== fjord ==
## connect_four
module connect_four(
    input clock,
    input reset,                        
    input rbtn, lbtn, mbtn, bbtn,
    output logic [7:0] row, greenColumn, blueColumn  
    );
make LEC_CHECK=0 ABC_AREA=1 CAP_MARGIN=20 CELL_PAD_IN_SITES_DETAIL_PLACEMENT=1 CELL_PAD_IN_SITES_GLOBAL_PLACEMENT=2 CORE_ASPECT_RATIO=0.55 CORE_MARGIN=6 CORE_UTILIZATION=44 CTS_CLUSTER_DIAMETER=219 GPL_TIMING_DRIVEN=1 MAX_ROUTING_LAYER=met4 MIN_ROUTING_LAYER=met2 PLACE_DENSITY_LB_ADDON=0.3 SETUP_SLACK_MARGIN=-0.5 SLEW_MARGIN=20 TNS_END_PERCENT=55 finish   # period 7.81 ns
run.sh (not shown) runs the stock make flow with config.mk's settings and CLKGATE_MAP_FILE=.
Here is what was changed in the inputs of pepper compared with fjord.
- a deleted PLACE_DENSITY_LB_ADDON that had been 0.3
- a deleted MIN_ROUTING_LAYER that had been met2
- a deleted SETUP_SLACK_MARGIN that had been -0.5
- a deleted TNS_END_PERCENT that had been 55
- an added PLACE_DENSITY of 0.6
- a change of CORE_UTILIZATION from 44 to 70
- a deleted CTS_CLUSTER_DIAMETER that had been 219
- an added CTS_CLUSTER_SIZE of 22
- a deleted CELL_PAD_IN_SITES_GLOBAL_PLACEMENT that had been 2
- a deleted GPL_TIMING_DRIVEN that had been 1
- a deleted CORE_ASPECT_RATIO that had been 0.55
- a deleted CELL_PAD_IN_SITES_DETAIL_PLACEMENT that had been 1
- a change of CORE_MARGIN from 6 to 2
- a deleted MAX_ROUTING_LAYER that had been met4
- a change of the clock period (ns, I/O delays scaled along) from 7.81 to 2.85
==> comparison <==
No crash in pepper: every stage finished, but the layout fails its final checks due to negative setup slack. Post-route cell area for pepper: 600 sq um up relative to fjord. | combined global-route utilization of all metal layers | pepper vs fjord | 8.4 points lower |. Between pepper and fjord, register share of total power is higher for fjord, pepper comes in under that. Taking fjord as 1.0, pepper lands at 0.18 on met3 wire length. [compare] base=fjord new=pepper: initial antenna violation count went up 1, core utilization shows an increase of 31 points, final worst clock skew roughly the same. Insertion delay at the late pin of the worst-skew pair in pepper is 40 ps below fjord. | switching power | pepper vs fjord | about 150% higher |. On pepper: required time reported for the critical path endpoint is 2990 ps lower than what fjord gave. The met2 layer usage reported by global route number comes out lower for fjord vs pepper.
Modified inputs, amber compared to pepper
- putting CELL_PAD_IN_SITES_GLOBAL_PLACEMENT at 0 where nothing was set
- clearing ABC_AREA, which used to be 1
- putting CTS_CLUSTER_DIAMETER at 90 where nothing was set
- swapping 70 for 72 in CORE_UTILIZATION
- putting CELL_PAD_IN_SITES_DETAIL_PLACEMENT at 0 where nothing was set
- swapping 2 for 3 in CORE_MARGIN
- clearing PLACE_DENSITY, which used to be 0.6
- putting TNS_END_PERCENT at 40 where nothing was set
- putting GPL_TIMING_DRIVEN at 1 where nothing was set
- clearing CTS_CLUSTER_SIZE, which used to be 22
- putting CORE_ASPECT_RATIO at 0.55 where nothing was set
- putting PLACE_DENSITY_LB_ADDON at 0.08 where nothing was set
==> results <==
[amber vs pepper] share of cell area taken by muxes after synthesis: higher in amber. Instance count along the most critical hold path in amber vs pepper: down 1. Taking amber as 1.0, pepper lands at 0.862 on total wire length. Delta (amber minus pepper): minimum setup slack in the final design decreased by 190 ps relative to the old numbers, final total power went down by about 3.5%, utilization after layout now larger, wire length on met2 higher, area growth from synthesis to layout rose 6.7 points. Comparing amber and pepper, the lower hold slack is on pepper. amber ran in full, but the layout does not pass; the checks complain about negative setup slack.
[inputs] harbor vs amber
- CORE_ASPECT_RATIO: 0.55 -> unset
- CTS_CLUSTER_DIAMETER: 90 -> unset
- TNS_END_PERCENT: 40 -> unset
- ABC_AREA: unset -> 0
- CORE_MARGIN: 3 -> 2
- CELL_PAD_IN_SITES_DETAIL_PLACEMENT: 0 -> unset
- PLACE_DENSITY_LB_ADDON: 0.08 -> unset
- CTS_CLUSTER_SIZE: unset -> 22
- PLACE_DENSITY: unset -> 0.65
- CELL_PAD_IN_SITES_GLOBAL_PLACEMENT: 0 -> unset
- GPL_TIMING_DRIVEN: 1 -> unset
Notes after the runs:
- Of harbor and amber, not a single run came through the flow clean.
- Status amber: flow complete, layout not clean - negative setup slack
- Compared with amber, harbor shows a sequential share of cell area that is 0.17 points higher.
- Group with the largest share of power: sequential cells -> amber, clock -> harbor
- Compared with amber, harbor shows a lower via density per instance.
- Summary: via count, harbor better than amber
- Delta (harbor minus amber): number of top-level pins now sits at about the same level, worst hold slack now sits higher.
- Compared with amber, harbor shows clock network area share higher by 0.31 points.
- The global-route usage over all layers number comes out lower for harbor vs amber.

P:
connect_four again, from the RTL that the note above started with.
Settings: LEC_CHECK=0, ABC_AREA=1, CAP_MARGIN=20, CORE_MARGIN=2, CORE_UTILIZATION=72, CTS_CLUSTER_DIAMETER=97, CTS_CLUSTER_SIZE=13, PLACE_DENSITY_LB_ADDON=0.14, SETUP_SLACK_MARGIN=0.14, SLEW_MARGIN=20; clock period 2.74 ns.
Layout checks on P: not met. Flow itself completed; violations: setup timing.
### P -> Q
-- flow/config.mk --
<<< P, line 10
export CORE_MARGIN = 2
export CORE_UTILIZATION = 72
export CTS_CLUSTER_DIAMETER = 97
export CTS_CLUSTER_SIZE = 13
export PLACE_DENSITY_LB_ADDON = 0.14
export SETUP_SLACK_MARGIN = 0.14
export SLEW_MARGIN = 20
>>> Q, line 10
export CORE_MARGIN = 2
export CORE_UTILIZATION = 72
export PLACE_DENSITY = 0.6
export SETUP_SLACK_MARGIN = 0.16
export SLEW_MARGIN = 20
==> flow/constraint.sdc <==
create_clock -name core_clock -period 3.03 [get_ports {clock}]
set_input_delay 0.6060 -clock core_clock [delete_from_list [all_inputs] [get_ports {clock}]]
set_output_delay 0.6060 -clock core_clock [all_outputs]
set_load 0.01 [all_outputs]
Results
In Q the area of the multi-input gates turned out 400 sq um lower than in P.
Relative to P, wire length of the first global-routing pass increased by about 1.3% in Q.
After detailed routing, P needs more wire than Q.
The more densely filled core belongs to P, not Q.
In the reports for P and Q, the larger share of the final layout cell area in sequential cells belongs to Q.
Endpoint of the most critical setup path: game.green_grid[19] -> P, blueColumn[2] -> Q
Q: flow completed, timing, DRC and antenna clean
Setup WNS P -> Q: better
Looking at slew at the pin closest to its max-slew limit, Q sits above P.
Delta (Q minus P): total number of cells along the worst setup path fell 11, cell count fell 7, met1 layer usage reported by global route fell 0.45 points.
For R, these inputs were changed with respect to Q:
==> flow/config.mk <==
export PLATFORM = sky130hd
export DESIGN_NAME = connect_four
export DESIGN_NICKNAME = connect_four
export VERILOG_FILES = /design/flow/design.v
export SDC_FILE = /design/flow/constraint.sdc
export NUM_CORES = 4
export LEC_CHECK = 0
export CAP_MARGIN = 20
export CORE_MARGIN = 2
export CORE_UTILIZATION = 52
export PLACE_DENSITY = 0.6
export SLEW_MARGIN = 20
==> flow/constraint.sdc <==
create_clock -name core_clock -period 6.63 [get_ports {clock}]
set_input_delay 1.3260 -clock core_clock [delete_from_list [all_inputs] [get_ports {clock}]]
set_output_delay 1.3260 -clock core_clock [all_outputs]
set_load 0.01 [all_outputs]
--- outcome ---
Part of the power in the clock network: R vs Q up 3.2 points. For Q, the library cell contributing the largest single delay on the critical path was clkdlybuf4s50_1, unlike R, where it was dfxtp_2. R vs. Q: worst setup slack after layout grew by 2.07 ns; post-CTS setup-driven buffer insertion count shrank by 4; total of cells resized after clock tree synthesis shrank by 18; placeable core region grew by 28%. Summary — worst hold slack across all endpoints, R relative to Q: higher, by 0.0099 ns. Relative to Q, the power measured on R has decreased by more than half.
[inputs] S vs R
-- flow/config.mk --
<<< R, line 8
export CAP_MARGIN = 20
export CORE_MARGIN = 2
export CORE_UTILIZATION = 52
export PLACE_DENSITY = 0.6
export SLEW_MARGIN = 20
>>> S, line 8
export CAP_MARGIN = 20
export CORE_MARGIN = 2
export CORE_UTILIZATION = 70
export CTS_CLUSTER_SIZE = 42
export PLACE_DENSITY = 0.6
export SLEW_MARGIN = 20
==> flow/constraint.sdc <==
create_clock -name core_clock -period 8.0 [get_ports {clock}]
set_input_delay 1.6000 -clock core_clock [delete_from_list [all_inputs] [get_ports {clock}]]
set_output_delay 1.6000 -clock core_clock [all_outputs]
set_load 0.01 [all_outputs]
==> results <==
S vs R: net count of the finished layout down slightly. Going from R to S, wire length on met1 shows a reduction of 1900 um, HPWL after detailed placement lost about 4%. From R to S the numbers moved as follows: number of clock buffer instances in the layout fell 12; area of the placeable core now sits lower; smallest setup slack after layout rose by 1.01 ns; maximum cell stage delay along the critical path rose 0.24 ns. The design area of S falls short of that of R by about 1.8%. Wire length on met2 (S over R): increase, 3.1%.
diff inputs: S => T
==> flow/config.mk <==
export PLATFORM = sky130hd
export DESIGN_NAME = connect_four
export DESIGN_NICKNAME = connect_four
export VERILOG_FILES = /design/flow/design.v
export SDC_FILE = /design/flow/constraint.sdc
export NUM_CORES = 4
export LEC_CHECK = 0
export ABC_AREA = 1
export CAP_MARGIN = 20
export CORE_MARGIN = 2
export CORE_UTILIZATION = 65
export PLACE_DENSITY = 0.6
export SLEW_MARGIN = 20
==> flow/constraint.sdc <==
create_clock -name core_clock -period 3.25 [get_ports {clock}]
set_input_delay 0.6500 -clock core_clock [delete_from_list [all_inputs] [get_ports {clock}]]
set_output_delay 0.6500 -clock core_clock [all_outputs]
set_load 0.01 [all_outputs]
[summary]
T went all the way through synthesis, placement and routing and the layout is clean on timing, DRC and antenna.
Taking S as the reference point, the post-route fraction of the period consumed by the critical path of T rises by 36 points.
Diff S -> T | wire length | up by more than 10%
Relative to S, the number of global-route vias before repair measured on T has increased by more than a quarter.
The class of the most critical setup path comes out reg2out in one run and reg2reg in the other, namely in T and S respectively.
Compared with S, T shows area of the chip higher by 17%.
Post-route standard cell area excluding fillers is higher on T
Power is estimated from default activity; no workload was simulated.
